## DCIM
module DCIM (
    input clk,
    input rst_n,
    input in_valid,
    input [127:0] in_data1,
    input [127:0] in_data2,
    input [127:0] in_data3,
    input [127:0] in_data4, 
    output reg out_valid,
    output reg [12:0] O1,
    output reg [12:0] O2,
    output reg [12:0] O3,
    output reg [12:0] O4
);
Size in the first run: about 4,700 cells after synthesis, about 570 I/O pins, ~51,000 µm² of cells after synthesis.
==> flow/config.mk <==
export PLATFORM = sky130hd
export DESIGN_NAME = DCIM
export DESIGN_NICKNAME = DCIM
export VERILOG_FILES = /design/flow/design.v
export SDC_FILE = /design/flow/constraint.sdc
export NUM_CORES = 4
export LEC_CHECK = 0
export ABC_AREA = 1
export CAP_MARGIN = 10
export CORE_ASPECT_RATIO = 1.4
export CORE_MARGIN = 3
export CORE_UTILIZATION = 47
export CTS_CLUSTER_DIAMETER = 372
export GPL_ROUTABILITY_DRIVEN = 1
export GPL_TIMING_DRIVEN = 1
export MAX_ROUTING_LAYER = met4
export MIN_ROUTING_LAYER = met2
export PLACE_DENSITY_LB_ADDON = 0.0
export SETUP_SLACK_MARGIN = -0.03
export SLEW_MARGIN = 40
export TNS_END_PERCENT = 90
==> flow/constraint.sdc <==
create_clock -name core_clock -period 3.05 [get_ports {clk}]
set_input_delay 0.6100 -clock core_clock [delete_from_list [all_inputs] [get_ports {clk}]]
set_output_delay 0.6100 -clock core_clock [all_outputs]
set_load 0.01 [all_outputs]
run.sh (not shown) runs the stock make flow with config.mk's settings and CLKGATE_MAP_FILE=.
Edit:
Settings changed: ABC_AREA 1 to unset, CAP_MARGIN 10 to 20, CORE_ASPECT_RATIO 1.4 to unset, CORE_MARGIN 3 to 2, CORE_UTILIZATION 47 to 36, CTS_CLUSTER_DIAMETER 372 to unset, GPL_ROUTABILITY_DRIVEN 1 to unset, GPL_TIMING_DRIVEN 1 to unset, MAX_ROUTING_LAYER met4 to unset, MIN_ROUTING_LAYER met2 to unset, PLACE_DENSITY_LB_ADDON 0.0 to unset, SETUP_SLACK_MARGIN -0.03 to unset, SLEW_MARGIN 40 to 20, TNS_END_PERCENT 90 to unset.
Clock period 3.05 ns to 2.31 ns, I/O delays scaled along.
The changed run passed the timing, DRC and antenna checks.
Cell count shrinks by about 1.5%.
Critical path depth went up by 7.
Sequential share of layout area falls by 0.37 points.
Register-to-register slack degrades by 0.99 ns.
Sequential cell count is unchanged.
Wire length drops by about 2%.
First-iteration DRC count came out lower by about 80%.
Total power increases by 36%.
Count of clock-buffer cells in the layout rose by 21.
Edit:
Settings changed: CORE_UTILIZATION 36 to 72, CTS_CLUSTER_DIAMETER set to 318, CTS_CLUSTER_SIZE set to 14, SETUP_SLACK_MARGIN set to -0.13.
Clock period 2.31 ns to 1.78 ns, I/O delays scaled along.
This time the run completed, yet does not pass: negative setup slack.
Setup slack degrades by 0.37 ns.
Wire length came out higher by about 8%.
First-iteration DRC count went up by 110%.
Critical path depth stays the same.
Clock power came out lower by about 13%.
Power increases by about 22%.
Edit:
Settings changed: CORE_UTILIZATION 72 to 70, CTS_CLUSTER_DIAMETER 318 to 315, HOLD_SLACK_MARGIN set to -0.05, SETUP_SLACK_MARGIN -0.13 to unset.
Clock period 1.78 ns to 1.95 ns, I/O delays scaled along.
Effect: The new run finished with negative setup slack left; cell count shrinks by 0.67%; synthesized cell count stays the same; design area shrinks by 0.75%; first-iteration DRC count shrinks by 23%; sequential cell count does not change; core utilization shrinks by 3.7 points; non-clock buffer count shrinks by 54; setup slack gains 0.19 ns.
Edit:
Settings changed: CORE_UTILIZATION 70 to 67, CTS_CLUSTER_DIAMETER 315 to 360, HOLD_SLACK_MARGIN -0.05 to 0.27.
Clock period 1.95 ns to 1.31 ns, I/O delays scaled along.
With this change the flow did not get past clock tree synthesis.
Synthesized cell count is unchanged.
Synthesized area stays the same.
Die area went up by a few percent.
Edit:
Settings changed: CORE_UTILIZATION 67 to 70, CTS_CLUSTER_DIAMETER 360 to unset, CTS_CLUSTER_SIZE 14 to 37, HOLD_SLACK_MARGIN 0.27 to unset, SETUP_SLACK_MARGIN set to -0.13.
Clock period 1.31 ns to 1.78 ns, I/O delays scaled along.
After rerunning: This time the run completed, yet does not pass: negative setup slack. Synthesized area is unchanged. Die size goes down by a few percent. Synthesized cell count does not change.

The RTL this note starts from:
==> flow/design.v <==
module DCIM (
    input clk,
    input rst_n,
    input in_valid,
    input [127:0] in_data1,
    input [127:0] in_data2,
    input [127:0] in_data3,
    input [127:0] in_data4, 
    output reg out_valid,
    output reg [12:0] O1,
    output reg [12:0] O2,
    output reg [12:0] O3,
    output reg [12:0] O4
);
reg [127:0] in_data1_dff, in_data2_dff, in_data3_dff, in_data4_dff;
always @(posedge clk) begin
    in_data1_dff <= in_data1;
    in_data2_dff <= in_data2;
    in_data3_dff <= in_data3;
    in_data4_dff <= in_data4;
end
reg in_valid_dff, in_valid_d2, in_valid_d3, in_valid_d4, in_valid_d5, in_valid_d6, in_valid_d7, in_valid_d8;
reg [1:0] cnt;
always @(posedge clk or negedge rst_n) begin
    if (!rst_n) begin
        in_valid_dff <= 1'b0;
        in_valid_d2 <= 1'b0;
        in_valid_d3 <= 1'b0;
        in_valid_d4 <= 1'b0;
        in_valid_d5 <= 1'b0;
        in_valid_d6 <= 1'b0;
        in_valid_d7 <= 1'b0;
        in_valid_d8 <= 1'b0;
    end
    else begin
        in_valid_dff <= in_valid;
        in_valid_d2 <= in_valid_dff;
        in_valid_d3 <= in_valid_d2;
        in_valid_d4 <= in_valid_d3;
        in_valid_d5 <= in_valid_d4;
        in_valid_d6 <= in_valid_d5;
        in_valid_d7 <= in_valid_d6;
        in_valid_d8 <= in_valid_d7;
    end
end
reg [4:0] sum1_1 [0:15], sum2_1 [0:15], sum3_1 [0:15], sum4_1 [0:15];
reg [5:0] sum1_2 [0:7], sum2_2 [0:7], sum3_2 [0:7], sum4_2 [0:7];
reg [6:0] sum1_3 [0:3], sum2_3 [0:3], sum3_3 [0:3], sum4_3 [0:3];
reg [7:0] sum1_4 [0:1], sum2_4 [0:1], sum3_4 [0:1], sum4_4 [0:1];
reg [8:0] sum1_5, sum2_5, sum3_5, sum4_5;
generate
    genvar i_1;
    for (i_1 = 0; i_1 < 16; i_1 = i_1 + 1) begin
        always @(posedge clk) begin
            sum1_1[i_1] <= in_data1_dff[127-i_1*8:124-i_1*8] + in_data1_dff[123-i_1*8:120-i_1*8];
            sum2_1[i_1] <= in_data2_dff[127-i_1*8:124-i_1*8] + in_data2_dff[123-i_1*8:120-i_1*8];
            sum3_1[i_1] <= in_data3_dff[127-i_1*8:124-i_1*8] + in_data3_dff[123-i_1*8:120-i_1*8];
            sum4_1[i_1] <= in_data4_dff[127-i_1*8:124-i_1*8] + in_data4_dff[123-i_1*8:120-i_1*8];
        end
    end
endgenerate
generate
    genvar i_2;
    for (i_2 = 0; i_2 < 8; i_2 = i_2 + 1) begin
        always @(posedge clk) begin
            sum1_2[i_2] <= sum1_1[i_2*2] + sum1_1[i_2*2+1];
            sum2_2[i_2] <= sum2_1[i_2*2] + sum2_1[i_2*2+1];
            sum3_2[i_2] <= sum3_1[i_2*2] + sum3_1[i_2*2+1];
            sum4_2[i_2] <= sum4_1[i_2*2] + sum4_1[i_2*2+1];
        end
    end
endgenerate
generate
    genvar i_3;
    for (i_3 = 0; i_3 < 4; i_3 = i_3 + 1) begin
        always @(posedge clk) begin
            sum1_3[i_3] <= sum1_2[i_3*2] + sum1_2[i_3*2+1];
            sum2_3[i_3] <= sum2_2[i_3*2] + sum2_2[i_3*2+1];
            sum3_3[i_3] <= sum3_2[i_3*2] + sum3_2[i_3*2+1];
            sum4_3[i_3] <= sum4_2[i_3*2] + sum4_2[i_3*2+1];
        end
    end
endgenerate
generate
    genvar i_4;
    for (i_4 = 0; i_4 < 2; i_4 = i_4 + 1) begin
        always @(posedge clk) begin
            sum1_4[i_4] <= sum1_3[i_4*2] + sum1_3[i_4*2+1];
            sum2_4[i_4] <= sum2_3[i_4*2] + sum2_3[i_4*2+1];
            sum3_4[i_4] <= sum3_3[i_4*2] + sum3_3[i_4*2+1];
            sum4_4[i_4] <= sum4_3[i_4*2] + sum4_3[i_4*2+1];
        end
    end
endgenerate
always @(posedge clk) begin
    sum1_5 <= sum1_4[0] + sum1_4[1];
    sum2_5 <= sum2_4[0] + sum2_4[1];
    sum3_5 <= sum3_4[0] + sum3_4[1];
    sum4_5 <= sum4_4[0] + sum4_4[1];
end
always @(posedge clk or negedge rst_n) begin
    if (!rst_n) begin
        cnt <= 2'd0;
    end
    else begin
        if (in_valid_d6) begin
            cnt <= cnt + 1;
        end
    end
end
reg [12:0] sum1, sum2, sum3, sum4;
always @(posedge clk or negedge rst_n) begin
    if (!rst_n) begin
        sum1 <= 13'b0;
        sum2 <= 13'b0;
        sum3 <= 13'b0;
        sum4 <= 13'b0;
    end
    else begin
        if (in_valid_d6) begin
            if (~|cnt) begin
                sum1 <= sum1_5;
                sum2 <= sum2_5;
                sum3 <= sum3_5;
                sum4 <= sum4_5;
            end else begin
                sum1 <= {sum1[11:0], 1'b0} + sum1_5;
                sum2 <= {sum2[11:0], 1'b0} + sum2_5;
                sum3 <= {sum3[11:0], 1'b0} + sum3_5;
                sum4 <= {sum4[11:0], 1'b0} + sum4_5;
            end
        end
    end
end
always @(posedge clk or negedge rst_n) begin
    if (!rst_n) begin
        O1 <= 13'b0;
        O2 <= 13'b0;
        O3 <= 13'b0;
        O4 <= 13'b0;
    end
    else begin
        if (in_valid_d7 & ~|cnt) begin
            O1 <= sum1;
            O2 <= sum2;
            O3 <= sum3;
            O4 <= sum4;
        end 
        else begin
            O1 <= 13'b0;
            O2 <= 13'b0;
            O3 <= 13'b0;
            O4 <= 13'b0;
        end
    end
end
always @(posedge clk or negedge rst_n) begin
    if (!rst_n) begin
        out_valid <= 1'b0;
    end
    else begin
        if (in_valid_d7 & ~|cnt) begin
            out_valid <= 1'b1;
        end
        else begin
            out_valid <= 1'b0;
        end
    end
end
endmodule
Settings: LEC_CHECK=0, ABC_AREA=1, CAP_MARGIN=35, CORE_ASPECT_RATIO=1.36, CORE_MARGIN=4, CORE_UTILIZATION=48, CTS_CLUSTER_DIAMETER=21, GPL_ROUTABILITY_DRIVEN=0, GPL_TIMING_DRIVEN=0, HOLD_SLACK_MARGIN=0.2, MIN_ROUTING_LAYER=met2, SETUP_SLACK_MARGIN=0.11, SLEW_MARGIN=20, TNS_END_PERCENT=20; clock period 1.39 ns.
The baseline produced a layout that fails on setup timing.
Change:
Settings changed: CAP_MARGIN 35 to 20, CORE_ASPECT_RATIO 1.36 to unset, CORE_MARGIN 4 to 2, CORE_UTILIZATION 48 to 72, CTS_CLUSTER_DIAMETER 21 to unset, CTS_CLUSTER_SIZE set to 98, GPL_ROUTABILITY_DRIVEN 0 to unset, GPL_TIMING_DRIVEN 0 to unset, HOLD_SLACK_MARGIN 0.2 to unset, MIN_ROUTING_LAYER met2 to unset, PLACE_DENSITY set to 0.38, SETUP_SLACK_MARGIN 0.11 to unset, TNS_END_PERCENT 20 to unset.
Clock period 1.39 ns to 1.21 ns, I/O delays scaled along.
With this change the flow stopped in 4_1_cts with DPL-0038.
Area after synthesis stays the same.
Synthesized cell count is unchanged.
Die size falls by about 35%.
Change:
Settings changed: ABC_AREA 1 to unset, CTS_CLUSTER_DIAMETER set to 318, CTS_CLUSTER_SIZE 98 to 37, HOLD_SLACK_MARGIN set to 0.29, PLACE_DENSITY 0.38 to unset, SETUP_SLACK_MARGIN set to -0.15.
Clock period 1.21 ns to 1.66 ns, I/O delays scaled along.
=>
- The new run never finished: it broke off in 5_1_grt, error GRT-0232
- area after synthesis goes down by 1.3%
- synthesized cell count goes down by 12%
- die area goes down by 1.3%
Change:
Settings changed: ABC_AREA set to 1, CTS_CLUSTER_DIAMETER 318 to unset, CTS_CLUSTER_SIZE 37 to 10, HOLD_SLACK_MARGIN 0.29 to unset, SETUP_SLACK_MARGIN -0.15 to unset.
Clock period 1.66 ns to 1.21 ns, I/O delays scaled along.
Outcome:
- The new run did not get past 4_1_cts
- die size rises slightly
- synthesized area rises slightly
- synthesized cell count rises by roughly a tenth
Power and IR drop assume default switching activity.
